== run 1 ==
==> flow/design.v <==
module alu #(
    parameter INST_W = 4,
    parameter INT_W  = 6,
    parameter FRAC_W = 10,
    parameter DATA_W = INT_W + FRAC_W
)(
    input                      i_clk,
    input                      i_rst_n,
    input                      i_in_valid,
    output                     o_busy,
    input         [INST_W-1:0] i_inst,
    input  signed [DATA_W-1:0] i_data_a,
    input  signed [DATA_W-1:0] i_data_b,
    output                     o_out_valid,
    output        [DATA_W-1:0] o_data
);
localparam SADD = 4'd0;  
localparam SSUB = 4'd1;  
localparam SMUL = 4'd2;  
localparam SACC = 4'd3;  
localparam SOFT = 4'd4;  
localparam XOR = 4'd5;   
localparam ARSH = 4'd6;  
localparam LROT = 4'd7;  
localparam CLZ = 4'd8;   
localparam RM4 = 4'd9;   
localparam MEM_H = 16;   
integer i;
localparam RANGE1 = 6'b100000;
localparam RANGE2 = 6'b010000;
localparam RANGE3 = 6'b001000;
localparam RANGE4 = 6'b000100;
localparam RANGE5 = 6'b000010;
localparam RANGE6 = 6'b000001;
localparam WAIT = 1'b0;
localparam EXE = 1'b1;
reg signed [DATA_W-1:0] comb_result; 
reg [DATA_W-1:0] rot_result; 
reg [DATA_W-1:0] add_sub_result;
reg signed [DATA_W+3:0] acc_result20;
reg signed [DATA_W-1:0] acc_result;
reg signed [DATA_W:0] add_sub_result17;
reg [DATA_W-1:0] arsh_result;
reg [2*DATA_W-1:0] lrot_base;
reg [DATA_W-1:0] lrot_result;
reg [4:0] clz_result;
reg [12:0] rm4_result;
reg [7:0] clz8;
reg [3:0] clz4;
wire [5:0] soft_range;
reg signed [DATA_W-1:0] soft_result;
reg [DATA_W-1:0] o_data_buffer;
reg busy_buffer;
reg ovalid_buffer;
reg [INST_W-1:0] inst_buffer;
reg signed [DATA_W-1:0] data_a_buffer;
reg signed [DATA_W-1:0] data_b_buffer;
reg signed [DATA_W+3:0] acc_mem [MEM_H-1:0];     
reg cs, ns;
always @(posedge i_clk or negedge i_rst_n) begin
    if(!i_rst_n) begin
        for (i=0; i<16; i=i+1) begin
            acc_mem[i] <= 20'd0;
        end
    end
    else if (inst_buffer == SACC)begin
        acc_mem[data_a_buffer[3:0]] <= acc_result20;
    end
end
always @(posedge i_clk or negedge i_rst_n) begin
    if(!i_rst_n) begin
        cs <= WAIT;
    end
    else begin
        cs <= ns;
    end
end
always @(*) begin
    if (cs == WAIT) begin
        ns = (i_in_valid) ? EXE : WAIT;
    end
    else begin
        ns = WAIT;
    end
end
always @(posedge i_clk or negedge i_rst_n) begin
    if(!i_rst_n) begin
        busy_buffer <= 1'b0;
        ovalid_buffer <= 1'b0;
        inst_buffer <= 4'd0;
        o_data_buffer <= 16'd0;
        data_a_buffer <= 16'd0;
        data_b_buffer <= 16'd0;
    end
    else begin
        inst_buffer <= i_inst;
        o_data_buffer <= comb_result;
        data_a_buffer <= i_data_a;
        data_b_buffer <= i_data_b;
        if (cs == WAIT) begin
            busy_buffer <= (i_in_valid) ? 1'b1 : 1'b0;
            ovalid_buffer <= 1'b0;
        end
        else begin
            busy_buffer <= 1'b0;
            ovalid_buffer <= 1'b1;
        end
    end
end
assign o_data = o_data_buffer;
assign o_out_valid = ovalid_buffer;
assign o_busy = busy_buffer;
assign soft_range[5] = data_a_buffer >= 16'sh0800;                                      
assign soft_range[4] = (data_a_buffer >= 16'sh0000) && (data_a_buffer < 16'sh0800);     
assign soft_range[3] = (data_a_buffer >= 16'shfc00) && (data_a_buffer < 16'sh0000);     
assign soft_range[2] = (data_a_buffer >= 16'shf800) && (data_a_buffer < 16'shfc00);     
assign soft_range[1] = (data_a_buffer >= 16'shf400) && (data_a_buffer < 16'shf800);     
assign soft_range[0] = (data_a_buffer < 16'shf400);                                     
always @(*) begin
    comb_result = 16'd0;
    case(inst_buffer)
        SADD : begin
            comb_result = add_sub_result;
        end
        SSUB : begin
            comb_result = add_sub_result;
        end 
        SMUL : begin
            comb_result = S_mul(data_a_buffer, data_b_buffer);
        end
        SACC : begin
            comb_result = acc_result;
        end
        SOFT : begin
            comb_result = soft_result;
        end
        XOR : begin
            comb_result = data_a_buffer ^ data_b_buffer;
        end
        ARSH : begin
            comb_result = arsh_result;
        end
        LROT : begin
            comb_result = lrot_result;
        end
        CLZ : begin
            comb_result = (clz_result[4]) ? 16'h0010 : {12'b0, clz_result[3:0]};
        end
        RM4 : begin
            comb_result = {3'd0,rm4_result};
        end
    endcase
end
always @(*) begin
    acc_result20 = (acc_mem[data_a_buffer[3:0]] + data_b_buffer);
    if (acc_result20 > 20'sh07fff) begin
        acc_result = 16'h7fff;
    end
    else if (acc_result20 < 20'shf8000) begin
        acc_result = 16'h8000;
    end
    else begin
        acc_result = acc_result20[DATA_W-1:0];
    end
end
always @(*) begin
    add_sub_result17 = (inst_buffer[0]) ? (data_a_buffer - data_b_buffer) : (data_a_buffer + data_b_buffer);
    if (!add_sub_result17[DATA_W]) begin  
        add_sub_result = (add_sub_result17 > 17'sh07fff) ? 16'h7fff : add_sub_result17[DATA_W-1:0];  
    end
    else begin   
        add_sub_result = (add_sub_result17 < 17'sh18000) ? 16'h8000 : add_sub_result17[DATA_W-1:0];
    end
end
always @(*) begin
    soft_result = 16'd0;
    case (soft_range)
        RANGE1 : begin               
            soft_result = data_a_buffer;                                                                     
        end 
        RANGE2 : begin                           
            soft_result = dev3($signed({data_a_buffer, 1'b0}) + 18'sh00800);     
        end
        RANGE3 : begin
            soft_result = dev3($signed(({data_a_buffer[DATA_W-1], data_a_buffer})) + 18'sh00800);          
        end
        RANGE4 : begin
            soft_result = dev9($signed({data_a_buffer, 1'b0}) + 18'sh01400);     
        end
        RANGE5 : begin
            soft_result = dev9($signed({data_a_buffer[DATA_W-1], data_a_buffer}) + 18'sh00c00);          
        end
        RANGE6 : begin
            soft_result = 16'd0;                                                                     
        end
    endcase
end
always @(*) begin
    arsh_result = data_a_buffer >>> data_b_buffer[4:0];
end
always @(*) begin
    lrot_base = {2{data_a_buffer}};
    lrot_result = lrot_base[(5'd16-data_b_buffer[4:0])+:DATA_W];
end
always @(*) begin
    clz_result[4] = (~|data_a_buffer);
    clz_result[3] = (~|data_a_buffer[15:8]);
    clz8 = (clz_result[3]) ? data_a_buffer[7:0] : data_a_buffer[15:8];
    clz_result[2] = (~|clz8[7:4]);
    clz4 = (clz_result[2]) ? clz8[3:0] : clz8[7:4];
    clz_result[1] = (~|clz4[3:2]);
    clz_result[0] = (clz_result[1]) ? ~clz4[1] : ~clz4[3];
end
always @(*) begin
    for (i=0; i<13; i=i+1) begin
        rm4_result[i] = data_a_buffer[i+:4] == data_b_buffer[(15-i)-:4];
    end
end
function automatic [DATA_W-1:0] S_mul;
    input signed [DATA_W-1:0] data_a;
    input signed [DATA_W-1:0] data_b;
    reg signed [2*DATA_W-1:0] mul_result;
    begin
        mul_result = data_a * data_b;
        if (!mul_result[2*DATA_W-1]) begin
            if (mul_result > 32'sh01fffc00) begin
                S_mul = 16'h7fff;  
            end
            else begin
                S_mul = (mul_result[9]) ? mul_result[25:10] + 16'sd1 : mul_result[25:10];   
            end
        end
        else begin
            if (mul_result < 32'shfe000000) begin
                S_mul = 16'h8000;   
            end
            else begin
                S_mul = (mul_result[9]) ? mul_result[25:10] + 16'sd1 : mul_result[25:10];   
            end
        end
    end
endfunction
localparam EXT_BIT = 10;
function automatic [DATA_W-1:0] dev3;
    input signed [17:0] devident;        
    reg signed [EXT_BIT+17:0] ext_devident;
    reg signed [EXT_BIT+17:0] Q0;
    reg signed [EXT_BIT+17:0] Q1;
    reg signed [EXT_BIT+17:0] Q2;
    reg signed [EXT_BIT+17:0] Q3, Q3_plus1;
    begin
        ext_devident = {devident, 10'b0};            
        Q0 = ((ext_devident >> 2) + ext_devident) >> 2;
        Q1 = (Q0 + ext_devident) >> 1;
        Q2 = ((Q1 >> 6) + Q1);
        Q3 = ((Q2 >> 12) + Q2) >> 1;
        Q3_plus1 = Q3 + $signed({18'h00001,10'b0});   
        dev3 = (Q3[EXT_BIT-1]) ? Q3_plus1[EXT_BIT+15:EXT_BIT] : Q3[EXT_BIT+15:EXT_BIT];
    end
endfunction
function automatic [DATA_W-1:0] dev9;
    input signed [17:0] devident;
    reg signed [EXT_BIT+17:0] ext_devident;
    reg signed [EXT_BIT+17:0] Q0;
    reg signed [EXT_BIT+17:0] Q1;
    reg signed [EXT_BIT+17:0] Q2;
    reg signed [EXT_BIT+17:0] Q3, Q3_plus1;
    begin
        ext_devident = {devident, 10'b0};    
        Q0 = ((ext_devident >> 1) + ext_devident) >> 1;
        Q1 = (Q0 + ext_devident) >> 1;
        Q2 = ((Q1 >> 6) + Q1);
        Q3 = ((Q2 >> 12) + Q2) >> 3;
        Q3_plus1 = Q3 + $signed({18'h00001,10'b0});   
        dev9 = (Q3[EXT_BIT-1]) ? Q3_plus1[EXT_BIT+15:EXT_BIT] : Q3[EXT_BIT+15:EXT_BIT];
    end
endfunction
endmodule
==> flow/config.mk <==
export PLATFORM = sky130hd
export DESIGN_NAME = alu
export DESIGN_NICKNAME = alu
export VERILOG_FILES = /design/flow/design.v
export SDC_FILE = /design/flow/constraint.sdc
export NUM_CORES = 4
export LEC_CHECK = 0
export ABC_AREA = 1
export CAP_MARGIN = 5
export CORE_MARGIN = 2
export CORE_UTILIZATION = 70
export CTS_CLUSTER_DIAMETER = 335
export GPL_ROUTABILITY_DRIVEN = 0
export GPL_TIMING_DRIVEN = 1
export HOLD_SLACK_MARGIN = 0.3
export MAX_ROUTING_LAYER = met5
export MIN_ROUTING_LAYER = met1
export SETUP_SLACK_MARGIN = 0.34
export SLEW_MARGIN = 20
==> flow/constraint.sdc <==
create_clock -name core_clock -period 10.5 [get_ports {i_clk}]
set_input_delay 2.1000 -clock core_clock [delete_from_list [all_inputs] [get_ports {i_clk}]]
set_output_delay 2.1000 -clock core_clock [all_outputs]
set_load 0.01 [all_outputs]
run.sh (not shown) runs the stock make flow with config.mk's settings and CLKGATE_MAP_FILE=.
> inputs changed (run 1 -> run 2)
Settings: clearing ABC_AREA, which used to be 1; clearing GPL_ROUTABILITY_DRIVEN, which used to be 0; clearing MIN_ROUTING_LAYER, which used to be met1; clearing GPL_TIMING_DRIVEN, which used to be 1; swapping 5 for 20 in CAP_MARGIN; swapping 70 for 66 in CORE_UTILIZATION; clearing HOLD_SLACK_MARGIN, which used to be 0.3; clearing CTS_CLUSTER_DIAMETER, which used to be 335; swapping 0.34 for 0.79 in SETUP_SLACK_MARGIN; clearing MAX_ROUTING_LAYER, which used to be met5; swapping 10.5 for 3.09 in the clock period (ns, I/O delays scaled along).
- Of run 1 and run 2, only run 1 finishes the flow clean.
- Compared with run 1, in run 2 combined area of all synthesized cells lost about 4%; floorplan die width picked up an extra 0.94%; number of instances in the synthesized netlist lost 1043.
- | area fraction in and, or, nand and nor cells | run 2 vs run 1 | 7.2 points lower |
- Run 2 ends up with a xor/xnor share of the synthesized area that is 2.4 points higher than in run 1.
- Total die size: run 2 vs run 1 up 1.9%
- Between run 2 and run 1, the core area is higher for run 2.
- Run 2: and-or/or-and share of the synthesized area 4.7 points above run 1
- The higher cell count listed in synth_stat.txt of run 2 and run 1 is in run 1.
Setup changes, run 2 to run 3
Settings: CTS_CLUSTER_DIAMETER: unset -> 335; CAP_MARGIN: 20 -> 5; PLACE_DENSITY: unset -> 0.66; GPL_TIMING_DRIVEN: unset -> 1; GPL_ROUTABILITY_DRIVEN: unset -> 1; CORE_UTILIZATION: 66 -> 72; ABC_AREA: unset -> 1; SETUP_SLACK_MARGIN: 0.79 -> unset; MAX_ROUTING_LAYER: unset -> met4; MIN_ROUTING_LAYER: unset -> met1; the clock period (ns, I/O delays scaled along): 3.09 -> 8.77.
Results
Final checks on run 3, whose flow otherwise completed, came back failing, citing setup timing.
The arithmetic-cell share of the synthesized area counting full adders, half adders and majority gates in run 3 sits 1.0 points below the value recorded for run 2.
Run 3 gives more floorplan-stage core utilization than run 2 did.
When the final numbers for run 2 and run 3 were put side by side, the area of placed instances turned out to be greater in run 2.
Run 3 — total standard cell area after synthesis 4.1% higher, run 2 as reference
The lower XOR/XNOR share of the synthesized area of run 2 and run 3 is in run 3.
The placeable core region in run 3 sits about 4.5% below the value recorded for run 2.
Compared with run 2, run 3 shows die area that has gone down by a few percent.
Against run 2, run 3 reports a post-synthesis sequential area ratio that is lower.
Proportion of synthesized area in mux cells sits lower in run 3 than in run 2.
Against run 2, run 3 comes in 1043 higher on synthesized netlist cell count.
Run 3 vs. run 2: total CTS buffers went up by 5.
The inputs of run 4 differ from those of run 3 as listed below.
Settings: a deleted GPL_ROUTABILITY_DRIVEN that had been 1; an added SETUP_SLACK_MARGIN of 0.91; an added CTS_CLUSTER_SIZE of 16; a change of CTS_CLUSTER_DIAMETER from 335 to 295; an added TNS_END_PERCENT of 10; a change of CAP_MARGIN from 5 to 20; a deleted MAX_ROUTING_LAYER that had been met4; a deleted GPL_TIMING_DRIVEN that had been 1; a deleted MIN_ROUTING_LAYER that had been met1; an added HOLD_SLACK_MARGIN of 0.29; a change of PLACE_DENSITY from 0.66 to 0.37; a change of the clock period (ns, I/O delays scaled along) from 8.77 to 4.96.
- Run 4 vs run 3: area of placed instances up by more than 10%
- Run 3 -> run 4: post-synth net total delta 0, exact match
- Comparing run 4 against run 3, there is no change at all in chip area.
- As far as chip area estimate from yosys synthesis goes, run 3 and run 4 are indistinguishable; the numbers are identical.
- Comparing run 4 against run 3, there is no change at all in count of flip-flops with a built-in enable after synthesis.
- From run 3 to run 4 the numbers moved as follows: number of placement rows held; instance count after placement with tap cells included shows an increase of 1086; placed wire-length estimate after detailed placement grew by about 26%.
- Minimum setup slack after placement in run 4 is 3.16 ns lower than in run 3
- Run 4 terminated abnormally: clock tree synthesis reported DPL-0033.
- For routability-driven placement congestion ratio, dividing the value from run 4 by the value from run 3 gives 1.09.
- Vertical die dimension came out exactly the same in run 4 and run 3.
